==> flow/design.v (excerpt) <==
module riscv #(
    parameter logic[31:0] BootVector = 32'h0000_0000
)(
    input logic clk,
    input logic reset,
    output logic halted,
    input logic unhalt,
    output logic[31:0] i_addr,
    input logic[31:0] i_data,
    output logic[31:0] d_addr,
    output logic[31:0] d_wdata,
    output logic[3:0] d_wstrb,
    input logic[31:0] d_rdata
);
For scale: roughly 5,300 cells after synthesis, about 1,500 flip-flops, ~170 I/O pins, ~78,000 µm² of cells after synthesis.
Settings: LEC_CHECK=0, CAP_MARGIN=20, CORE_MARGIN=2, CORE_UTILIZATION=68, CTS_CLUSTER_SIZE=14, MAX_ROUTING_LAYER=met4, SETUP_SLACK_MARGIN=-0.32, SLEW_MARGIN=20; clock period 5.11 ns.
run.sh (not shown) runs the stock make flow with config.mk's settings and CLKGATE_MAP_FILE=.
The baseline failed in global routing on GRT-0116.
Rerun with:
CORE_UTILIZATION = 44   (was 68)
CTS_CLUSTER_SIZE = not set   (was 14)
MAX_ROUTING_LAYER = not set   (was met4)
SETUP_SLACK_MARGIN = not set   (was -0.32)
clock period = 8.2 ns   (was 5.11 ns; I/O delays follow)
This time the run completed with no timing, DRC or antenna violations.
Area after synthesis does not change.
Die area rises by 54%.
Synthesized cell count is unchanged.
Rerun with:
CORE_UTILIZATION = 59   (was 44)
clock period = 4.7 ns   (was 8.2 ns; I/O delays follow)
=>
- The new run produced a layout that fails on negative setup slack
- sequential share of layout area came out lower by 3.5 points
- die area came out lower by 25%
- sequential cell count is unchanged
- final area came out higher by 7.5%
- area after synthesis does not change
- power came out higher by 88%
Rerun with:
CORE_UTILIZATION = 40   (was 59)
clock period = 8.2 ns   (was 4.7 ns; I/O delays follow)
This time the run went through all stages and came out clean.
First-iteration DRC count decreases by about 30%.
Setup slack is better by 1.6 ns.
Power decreases by 47%.
Synthesized cell count does not change.
Die area increases by 47%.
Synthesized area is unchanged.

job 7229:
riscv again, from the RTL that the note above started with.
clock: 7.5 ns
lec_check: 0
cap_margin: 20
cell_pad_in_sites_global_placement: 3
core_margin: 10
core_utilization: 32
gpl_timing_driven: 0
max_routing_layer: met4
slew_margin: 20
Job 7229 | stages: all done | timing, DRC, antenna: all pass
Changes in job 549 relative to job 7229:
Settings: MAX_ROUTING_LAYER removed (was met4); CELL_PAD_IN_SITES_GLOBAL_PLACEMENT removed (was 3); CORE_MARGIN changed from 10 to 2; GPL_TIMING_DRIVEN removed (was 0); the clock period (ns, I/O delays scaled along) changed from 7.5 to 13.2.
Job 549 ended up with a lower total met2 wirelength after detailed routing than job 7229 did.
| logic gate share of total power | lower: job 549 |
Job 549 ended with more worst-case setup margin in the final layout than job 7229.
Summary of job 549 over job 7229: first-iteration DRC count rose 15%; wire length fell 21%.
--- input diff job 549..job 6254 ---
Settings: a change of CORE_UTILIZATION from 32 to 58; an added SETUP_SLACK_MARGIN of 1.51; a change of the clock period (ns, I/O delays scaled along) from 13.2 to 5.44.
### Flow results
Status job 6254: flow complete, layout not clean - negative setup slack. Job 549 closes out successfully: all stages finished, all timing, DRC and antenna checks passed. Sort job 6254 and job 549 by footprint of the multi-input gates, descending, and job 6254 comes first. In job 6254 relative to job 549, final cell count had gone down by a little under 10%. Number of cells after detailed placement (job 549 / job 6254): 1.10. Job 6254 does worse than job 549 on wire length. Compared to job 549, job 6254 was floorplanned on a smaller die.
Inputs modified between job 6254 and job 7871:
Settings: changing CORE_UTILIZATION from 58 to 59; changing SETUP_SLACK_MARGIN from 1.51 to 1.74; changing the clock period (ns, I/O delays scaled along) from 5.44 to 6.93.
## What came out
Job 7871 | stages: all done | timing, DRC, antenna: all pass
Job 7871 vs job 6254: die span in y down
On job 7871: global-route usage is 2.9 points lower than what job 6254 gave.
Job 7871 — reported net switching power 3800 µW lower, job 6254 as reference

riscv again, from the RTL that the note above started with.
Settings: LEC_CHECK=0, CAP_MARGIN=25, CELL_PAD_IN_SITES_DETAIL_PLACEMENT=0, CELL_PAD_IN_SITES_GLOBAL_PLACEMENT=0, CORE_MARGIN=2, CORE_UTILIZATION=66, CTS_CLUSTER_DIAMETER=60, CTS_CLUSTER_SIZE=17, GPL_ROUTABILITY_DRIVEN=1, GPL_TIMING_DRIVEN=1, MIN_ROUTING_LAYER=met1, SETUP_SLACK_MARGIN=1.38, SLEW_MARGIN=25, TNS_END_PERCENT=80; clock period 5.31 ns.
The first run failed in 5_1_grt.
Change:
- CELL_PAD_IN_SITES_GLOBAL_PLACEMENT: 0 -> 2
- CORE_UTILIZATION: 66 -> 19
- CTS_CLUSTER_SIZE: 17 -> 82
- GPL_ROUTABILITY_DRIVEN: 1 -> 0
- GPL_TIMING_DRIVEN: 1 -> 0
- PLACE_DENSITY_LB_ADDON: default -> 0.26
- SETUP_SLACK_MARGIN: 1.38 -> 0.6
- clock period: 5.31 -> 7.0 ns (I/O delays scaled with it)
This time the run went through all stages and came out clean.
Die size went up to 3.4 times its value.
Area after synthesis does not change.
Synthesized cell count does not change.
Change:
- CELL_PAD_IN_SITES_GLOBAL_PLACEMENT: 2 -> 0
- CORE_UTILIZATION: 19 -> 72
- CTS_CLUSTER_DIAMETER: 60 -> 355
- CTS_CLUSTER_SIZE: 82 -> 51
- GPL_TIMING_DRIVEN: 0 -> 1
- PLACE_DENSITY_LB_ADDON: 0.26 -> 0.0
- SETUP_SLACK_MARGIN: 0.6 -> -0.15
- clock period: 7.0 -> 3.16 ns (I/O delays scaled with it)
Result: Now the flow died in 5_1_grt, error GRT-0116; area after synthesis does not change; die area drops by 73%; synthesized cell count is unchanged.
Change:
- CAP_MARGIN: 25 -> 20
- CELL_PAD_IN_SITES_DETAIL_PLACEMENT: 0 -> default
- CELL_PAD_IN_SITES_GLOBAL_PLACEMENT: 0 -> default
- CORE_UTILIZATION: 72 -> 56
- CTS_CLUSTER_DIAMETER: 355 -> default
- CTS_CLUSTER_SIZE: 51 -> default
- GPL_ROUTABILITY_DRIVEN: 0 -> default
- GPL_TIMING_DRIVEN: 1 -> default
- MIN_ROUTING_LAYER: met1 -> default
- PLACE_DENSITY_LB_ADDON: 0.0 -> default
- SETUP_SLACK_MARGIN: -0.15 -> default
- SLEW_MARGIN: 25 -> 20
- TNS_END_PERCENT: 80 -> default
- clock period: 3.16 -> 5.44 ns (I/O delays scaled with it)
Now the flow finished with negative setup slack left.
Synthesized cell count stays the same.
Area after synthesis does not change.
Die size is higher by a quarter to a third.
Power figures rest on the tool's default switching activity, not on a simulated workload.
